==> flow/design.v <==
module apb_slave (
  input  logic        PCLK,
  input  logic        PRESETn,
  input  logic [31:0] PADDR,
  input  logic        PSEL,
  input  logic        PENABLE,
  input  logic        PWRITE,
  input  logic [31:0] PWDATA,
  output logic [31:0] PRDATA,
  output logic        PREADY,
  output logic        PSLVERR
);
  logic [15:0] [31:0] registers;
  logic [3:0] addr_index;
  logic       addr_valid;
  assign addr_index = PADDR[5:2];
  assign addr_valid = (PADDR[31:6] == 0);
  typedef enum logic [1:0] {
    IDLE,
    SETUP,
    ACCESS
  } apb_state_t;
  apb_state_t current_state, next_state;
  always_ff @(posedge PCLK or negedge PRESETn) begin
    if (!PRESETn) begin
      current_state <= IDLE;
    end else begin
      current_state <= next_state;
    end
  end
  always_comb begin
    case (current_state)
      IDLE: begin
        if (PSEL && !PENABLE)
          next_state = SETUP;
        else
          next_state = IDLE;
      end
      SETUP: begin
        if (PSEL && PENABLE)
          next_state = ACCESS;
        else
          next_state = IDLE;
      end
      ACCESS: begin
        if (PSEL && !PENABLE)
          next_state = SETUP;
        else
          next_state = IDLE;
      end
      default:
        next_state = IDLE;
    endcase
  end
  always_ff @(posedge PCLK or negedge PRESETn) begin
    if (!PRESETn) begin
      for (int i = 0; i < 16; i++)
        registers[i] <= 32'h0;
      PRDATA <= 32'h0;
      PREADY <= 1'b1;   
      PSLVERR <= 1'b0;  
    end
    else begin
      PREADY <= (next_state != SETUP);
      PSLVERR <= 1'b0;
      if (current_state == SETUP && PSEL && PENABLE) begin
        if (!addr_valid) begin
          PSLVERR <= 1'b1;
        end
        else if (!PWRITE) begin
          PRDATA <= registers[addr_index];
        end
      end
      if (current_state == ACCESS && PSEL && PENABLE && addr_valid && PWRITE) begin
        registers[addr_index] <= PWDATA;
      end
    end
  end
endmodule
make LEC_CHECK=0 ABC_AREA=1 CAP_MARGIN=30 CELL_PAD_IN_SITES_GLOBAL_PLACEMENT=3 CORE_MARGIN=2 CORE_UTILIZATION=15 CTS_CLUSTER_DIAMETER=328 CTS_CLUSTER_SIZE=10 GPL_ROUTABILITY_DRIVEN=1 GPL_TIMING_DRIVEN=1 MAX_ROUTING_LAYER=met4 MIN_ROUTING_LAYER=met1 PLACE_DENSITY_LB_ADDON=0.29 SLEW_MARGIN=40 finish   # period 2.37 ns
run.sh (not shown) runs the stock make flow with config.mk's settings and CLKGATE_MAP_FILE=.
Then changed:
ABC_AREA = unset   (was 1)
CAP_MARGIN = 20   (was 30)
CELL_PAD_IN_SITES_GLOBAL_PLACEMENT = unset   (was 3)
CORE_UTILIZATION = 54   (was 15)
CTS_CLUSTER_DIAMETER = unset   (was 328)
CTS_CLUSTER_SIZE = unset   (was 10)
GPL_ROUTABILITY_DRIVEN = unset   (was 1)
GPL_TIMING_DRIVEN = unset   (was 1)
MAX_ROUTING_LAYER = unset   (was met4)
MIN_ROUTING_LAYER = unset   (was met1)
PLACE_DENSITY_LB_ADDON = unset   (was 0.29)
SLEW_MARGIN = 20   (was 40)
clock period = 3.81 ns   (was 2.37 ns; I/O delays follow)
Final area drops by 26%.
Die size drops by 77%.
Clock-buffer cell count climbs by 23.
Synthesized cell count drops by 65%.
Critical path depth climbs by 7.
Setup slack improved by 0.81 ns.
Wire length drops by 64%.


## the reference run
Starts from the design.v that is shown in full above.
make LEC_CHECK=0 ABC_AREA=1 CAP_MARGIN=20 CORE_MARGIN=2 CORE_UTILIZATION=69 SLEW_MARGIN=20 finish   # period 7.99 ns
diff inputs: the reference run => the trial run
Settings: a deleted ABC_AREA that had been 1; a change of CORE_UTILIZATION from 69 to 40; a change of the clock period (ns, I/O delays scaled along) from 7.99 to 3.81.
==> comparison <==
- [the trial run] area after synthesis fell 17% relative to the reference run
- In the reports for the trial run and the reference run, the smaller total detailed-routing wirelength belongs to the trial run.
- The trial run: final cycle utilization of the critical path higher than the reference run
- The reference run → the trial run: design area went down, synthesized netlist net count went down, cell-internal power went up.
- Comparing the trial run and the reference run, sequential power is lower on the reference run.
- The run with more setup slack is the reference run; the trial run has less.
- For the reference run, the endpoint of the most critical setup path was registers[215], unlike the trial run, where it was registers[131].
- In the trial run, the total inserted antenna cells came out 2 below the value in the reference run.


run 1:
// apb_slave: RTL as listed in full above, without the edits since
Settings: LEC_CHECK=0, CAP_MARGIN=20, CORE_MARGIN=2, CORE_UTILIZATION=72, CTS_CLUSTER_SIZE=42, SLEW_MARGIN=20; clock period 2.15 ns.
STATUS run=run 1 STAGES=ALL_DONE FINAL_CHECKS=FAILED CAUSE=setup timing
Modified inputs, run 2 compared to run 1
# run 1
export LEC_CHECK = 0
export CAP_MARGIN = 20
export CORE_MARGIN = 2
export CORE_UTILIZATION = 72
export CTS_CLUSTER_SIZE = 42
export SLEW_MARGIN = 20
create_clock -name core_clock -period 2.15 [get_ports {PCLK}]
# run 2
export LEC_CHECK = 0
export ABC_AREA = 1
export CAP_MARGIN = 20
export CORE_MARGIN = 2
export CORE_UTILIZATION = 72
export CTS_CLUSTER_DIAMETER = 362
export CTS_CLUSTER_SIZE = 13
export PLACE_DENSITY_LB_ADDON = 0.27
export SETUP_SLACK_MARGIN = -0.11
export SLEW_MARGIN = 20
create_clock -name core_clock -period 2.15 [get_ports {PCLK}]
Notes after the runs:
Run 2 completed end to end with timing, DRC and antenna clean.
Run 2 falls short of run 1 in placed wire-length estimate after detailed placement.
Per the comparison of run 2 with run 1, power density over cell area has decreased; power attributed to the clock group down about 20%.
Between run 1 and run 2, share of power burned in the clock network is higher for run 1, run 2 comes in under that.
Run 1 has a lower maximum frequency than run 2.
Re part of the total power dissipated in combinational logic: run 2 is 7.9 points up on run 1.
Run 2 has number of diodes added for antenna fixing above what run 1 had.
Setup-violating endpoint count in the final report, run 1 and run 2: larger value in run 1
--- input diff run 2..run 3 ---
# run 2
export LEC_CHECK = 0
export ABC_AREA = 1
export CAP_MARGIN = 20
export CORE_MARGIN = 2
export CORE_UTILIZATION = 72
export CTS_CLUSTER_DIAMETER = 362
export CTS_CLUSTER_SIZE = 13
export PLACE_DENSITY_LB_ADDON = 0.27
export SETUP_SLACK_MARGIN = -0.11
export SLEW_MARGIN = 20
create_clock -name core_clock -period 2.15 [get_ports {PCLK}]
# run 3
export LEC_CHECK = 0
export CAP_MARGIN = 20
export CORE_MARGIN = 2
export CORE_UTILIZATION = 72
export CTS_CLUSTER_DIAMETER = 104
export SLEW_MARGIN = 20
create_clock -name core_clock -period 2.1 [get_ports {PCLK}]
==> comparison <==
[flow] run 3 | stages: complete | final checks: fail | reason: setup timing. The run showing the greater leakage component of the power is run 2. Compared with run 2, run 3 shows a lower combined global-route utilization of all metal layers. Area taken by multi-input logic gates: run 3 and run 2 compared, higher one is run 2. Comparing run 3 and run 2, the lower count of unique library cells instantiated by Yosys was measured on run 2. Re Yosys chip area: run 3 is about 17% down on run 2. In run 3, the critical path depth came out 7 above the value in run 2. Cell count after placement: run 3 vs run 2 down 2779. Run 2 -> run 3: number of register bits inferred by synthesis delta 0, exact match. Lower number of buffers created by CTS among run 3 and run 2: run 2. Between run 2 and run 3, the cell count went down.
The following lists how run 4 was set up differently from run 3:
# run 3
export LEC_CHECK = 0
export CAP_MARGIN = 20
export CORE_MARGIN = 2
export CORE_UTILIZATION = 72
export CTS_CLUSTER_DIAMETER = 104
export SLEW_MARGIN = 20
create_clock -name core_clock -period 2.1 [get_ports {PCLK}]
# run 4
export LEC_CHECK = 0
export ABC_AREA = 1
export CAP_MARGIN = 0
export CORE_MARGIN = 2
export CORE_UTILIZATION = 72
export CTS_CLUSTER_SIZE = 10
export SETUP_SLACK_MARGIN = 0.09
export SLEW_MARGIN = 20
create_clock -name core_clock -period 2.14 [get_ports {PCLK}]
==> results <==
Run 4: flow completed, timing, DRC and antenna clean
Final global-route overflow total came out exactly the same in run 3 and run 4.
The lower maximum number of pins on one net before global-route repair came out of run 4.
Looking at endpoint of the most critical setup path, the registers[412] result is from run 3; the PRDATA[24] one comes from run 4.
In run 4 the number of fillers in the final layout turned out 1337 higher than in run 3.
Compared with run 3, run 4 shows a higher power.
Combinational power up 150% in run 4 wrt run 3
Relative to run 3, the first-pass GRT wire length measured on run 4 has increased by more than half.
Of the two values seen for class of the most critical hold timing path, in -> async was produced by run 4 and in -> reg by run 3.
Of run 3 and run 4, the lower number of ordinary inverters in the final layout belongs to run 3.
Going from run 3 to run 4, placement row count increased by 10% relative to the old numbers, relative slew slack decreased by 1.5 points relative to the old numbers.
No activity file was given, so power comes from the tool's default toggle rates.
